## run A
// minimax
module minimax(
   opt, move,
   grid, column_counts, player, sw, clk
);
input [83:0] grid;
input [20:0] column_counts;
input player;
input sw;
input clk;
output [6:0] opt;
output move;
reg [83:0] grid_copy;
reg [83:0] grid_copy_2;
reg aimoved;
reg opponentmoved;
reg [6:0] ai;
reg [6:0] opponent;
reg [2:0] index;
reg move_r;
assign move = move_r;
reg initial_score;
reg [6:0] count;  
reg [2:0] column;
reg [6:0] opt_r;
assign opt = opt_r;
wire [8:0] optscore;
reg [8:0] optscore_r;
assign optscore = optscore_r;
wire [8:0] score;
wire [8:0] curscore;
reg [8:0] curscore_r;
assign curscore = curscore_r;
score score_(
   .score (score),
   .grid (grid_copy_2), .ai (ai), .opponent (opponent), .clk (clk)
    );
always @(posedge clk)
begin
  if (player == 0 || !sw)
  begin
    count = 0;
    move_r = 0;
    optscore_r = 0;
    opt_r = 1;
	 curscore_r = 0;
  end
  else if (count == 105)
  begin
    if(curscore >= optscore && aimoved)
    begin
      opt_r = ai;
      optscore_r = curscore_r;
    end
    move_r = 1;
    count = (count + 1) % 128;
  end
  else if (count > 105)
  begin
    move_r = 0;
  end
  else if (count % 15 == 0)
  begin
    if(count == 0)
    begin
      optscore_r = 0;
    end
    else if(curscore >= optscore && aimoved)
    begin
      opt_r = ai;
      optscore_r = curscore_r;
    end
	 initial_score = 1;
    if(column_counts[(count / 15)*3 + 2-:3] < 6)
    begin
	   column = (count / 15) % 8;
      grid_copy = grid;
      grid_copy[13 - (count / 15)*2 + column_counts[(count / 15)*3 + 2-:3] * 14-:2] = 2'b10;
      aimoved = 1;
      ai = (13 - (count / 15)*2 + column_counts[(count / 15)*3 + 2-:3] * 14) % 128;
    end
    else
    begin
      grid_copy = grid;
      aimoved = 0;
      ai = 1;
		column = 0;
    end
    count = (count + 1) % 128;
  end
  ...
For scale: ~4600 cells after synthesis, about 220 flip-flops, roughly 28000 um^2 of cells after synthesis.
clock: 17.6 ns
lec_check: 0
abc_area: 1
cap_margin: 35
cell_pad_in_sites_detail_placement: 1
cell_pad_in_sites_global_placement: 1
core_aspect_ratio: 1.27
core_margin: 2
core_utilization: 29
cts_cluster_diameter: 120
gpl_routability_driven: 1
min_routing_layer: met1
setup_slack_margin: -0.04
slew_margin: 30
run.sh (not shown) runs the stock make flow with config.mk's settings and CLKGATE_MAP_FILE=.
Run A finished every stage and its layout cleared the timing, DRC and antenna checks.
What run B does differently from run A at the input level:
Settings: changing SLEW_MARGIN from 30 to 20; removing ABC_AREA (formerly 1); removing MIN_ROUTING_LAYER (formerly met1); removing CELL_PAD_IN_SITES_GLOBAL_PLACEMENT (formerly 1); changing CORE_UTILIZATION from 29 to 56; removing CTS_CLUSTER_DIAMETER (formerly 120); removing CORE_ASPECT_RATIO (formerly 1.27); removing CELL_PAD_IN_SITES_DETAIL_PLACEMENT (formerly 1); removing GPL_ROUTABILITY_DRIVEN (formerly 1); changing CAP_MARGIN from 35 to 20; removing SETUP_SLACK_MARGIN (formerly -0.04); changing the clock period (ns, I/O delays scaled along) from 17.6 to 6.0.
### Flow results
- Run B did not finish; a tool error ended it in global routing (5_1_grt).
- Run A → run B: xor/xnor cell area share of the yosys netlist climbed 1.8 points; multiplexer share of the synthesized area climbed 15 points.
- Looking at total placed cells including tap cells across run B and run A, the one that comes out higher is run A.
- Between run B and run A, it is run B whose final weighted congestion in routability-driven placement is higher, by about 17%.
- Run B — row count 45 lower, run A as reference
- | post-detailed-placement cell area | lower: run A |
- Of run B and run A, the run reporting the lower yosys stat chip area was run A.
- Post-synthesis cell count from yosys in run B is about 23% lower than in run A
- As of run B, synthesized area had risen by a few percent compared to run A.
- Run B vs run A, core utilization before placement went up by 27 points.
- Compared run B vs run A, and width of the chip is down in run B.
Changes in run C relative to run B:
Settings: CORE_UTILIZATION now 19, was 56; the clock period (ns, I/O delays scaled along) now 17.2, was 6.0.
--- outcome ---
Run C: PASS, flow complete, no timing, DRC or antenna violations. Number of buffers added by the clock tree synthesis step, run B and run C: higher on run C. For core footprint, dividing the value from run C by the value from run B gives 2.9. The run showing the smaller placed wire-length estimate after detailed placement is run C. The post-cts repair resize count in run C sits 355 below the value recorded for run B. Run C against run B: cell area after technology mapping shows no meaningful change, routability-driven placement congestion ratio shows a reduction of 0.15, die size shows an increase of about 200%, worst slack at placement shows an increase of 6.77 ns. Count of placed standard cells including taps: lower on run B. In run C relative to run B, total number of placement rows had gone up by more than half.
> inputs changed (run C -> run D)
Settings: putting CTS_CLUSTER_SIZE at 62 where nothing was set; swapping 19 for 51 in CORE_UTILIZATION; swapping 17.2 for 8.56 in the clock period (ns, I/O delays scaled along).
Results
Run D: hold slack is 0.0092 ns higher than what run C reported.
Re number of endpoints with negative hold slack in the final report: no difference whatsoever between run C and run D.
The flow completed for run D, but it is not clean: the layout still shows setup timing.
[compare] base=run C new=run D: total of clock buffers placed in the layout went up about 11%, transition time at the pin with the least slew margin decreased by 0.23 ns relative to the old numbers.

* * *

Starting RTL as in the previous note.
make LEC_CHECK=0 ABC_AREA=0 CAP_MARGIN=20 CELL_PAD_IN_SITES_DETAIL_PLACEMENT=0 CELL_PAD_IN_SITES_GLOBAL_PLACEMENT=0 CORE_ASPECT_RATIO=1.13 CORE_MARGIN=2 CORE_UTILIZATION=47 CTS_CLUSTER_DIAMETER=136 GPL_TIMING_DRIVEN=1 SLEW_MARGIN=25 finish   # period 9.33 ns
The baseline completed, yet does not pass: negative setup slack.
Edit:
==> flow/config.mk (replaced) <==
export PLATFORM = sky130hd
export DESIGN_NAME = minimax
export DESIGN_NICKNAME = minimax
export VERILOG_FILES = /design/flow/design.v
export SDC_FILE = /design/flow/constraint.sdc
export NUM_CORES = 4
export LEC_CHECK = 0
export ABC_AREA = 1
export CAP_MARGIN = 20
export CELL_PAD_IN_SITES_DETAIL_PLACEMENT = 1
export CELL_PAD_IN_SITES_GLOBAL_PLACEMENT = 1
export CORE_ASPECT_RATIO = 1.13
export CORE_MARGIN = 2
export CORE_UTILIZATION = 15
export CTS_CLUSTER_DIAMETER = 136
export GPL_TIMING_DRIVEN = 0
export PLACE_DENSITY_LB_ADDON = 0.14
export SETUP_SLACK_MARGIN = 2.27
export SLEW_MARGIN = 25
What happened: The changed run finished but failed the layout checks on negative setup slack; fmax falls by about 0.5%; clock skew increases by 12 ps; worst setup slack loses 55 ps; design area went down by about 3.5%.
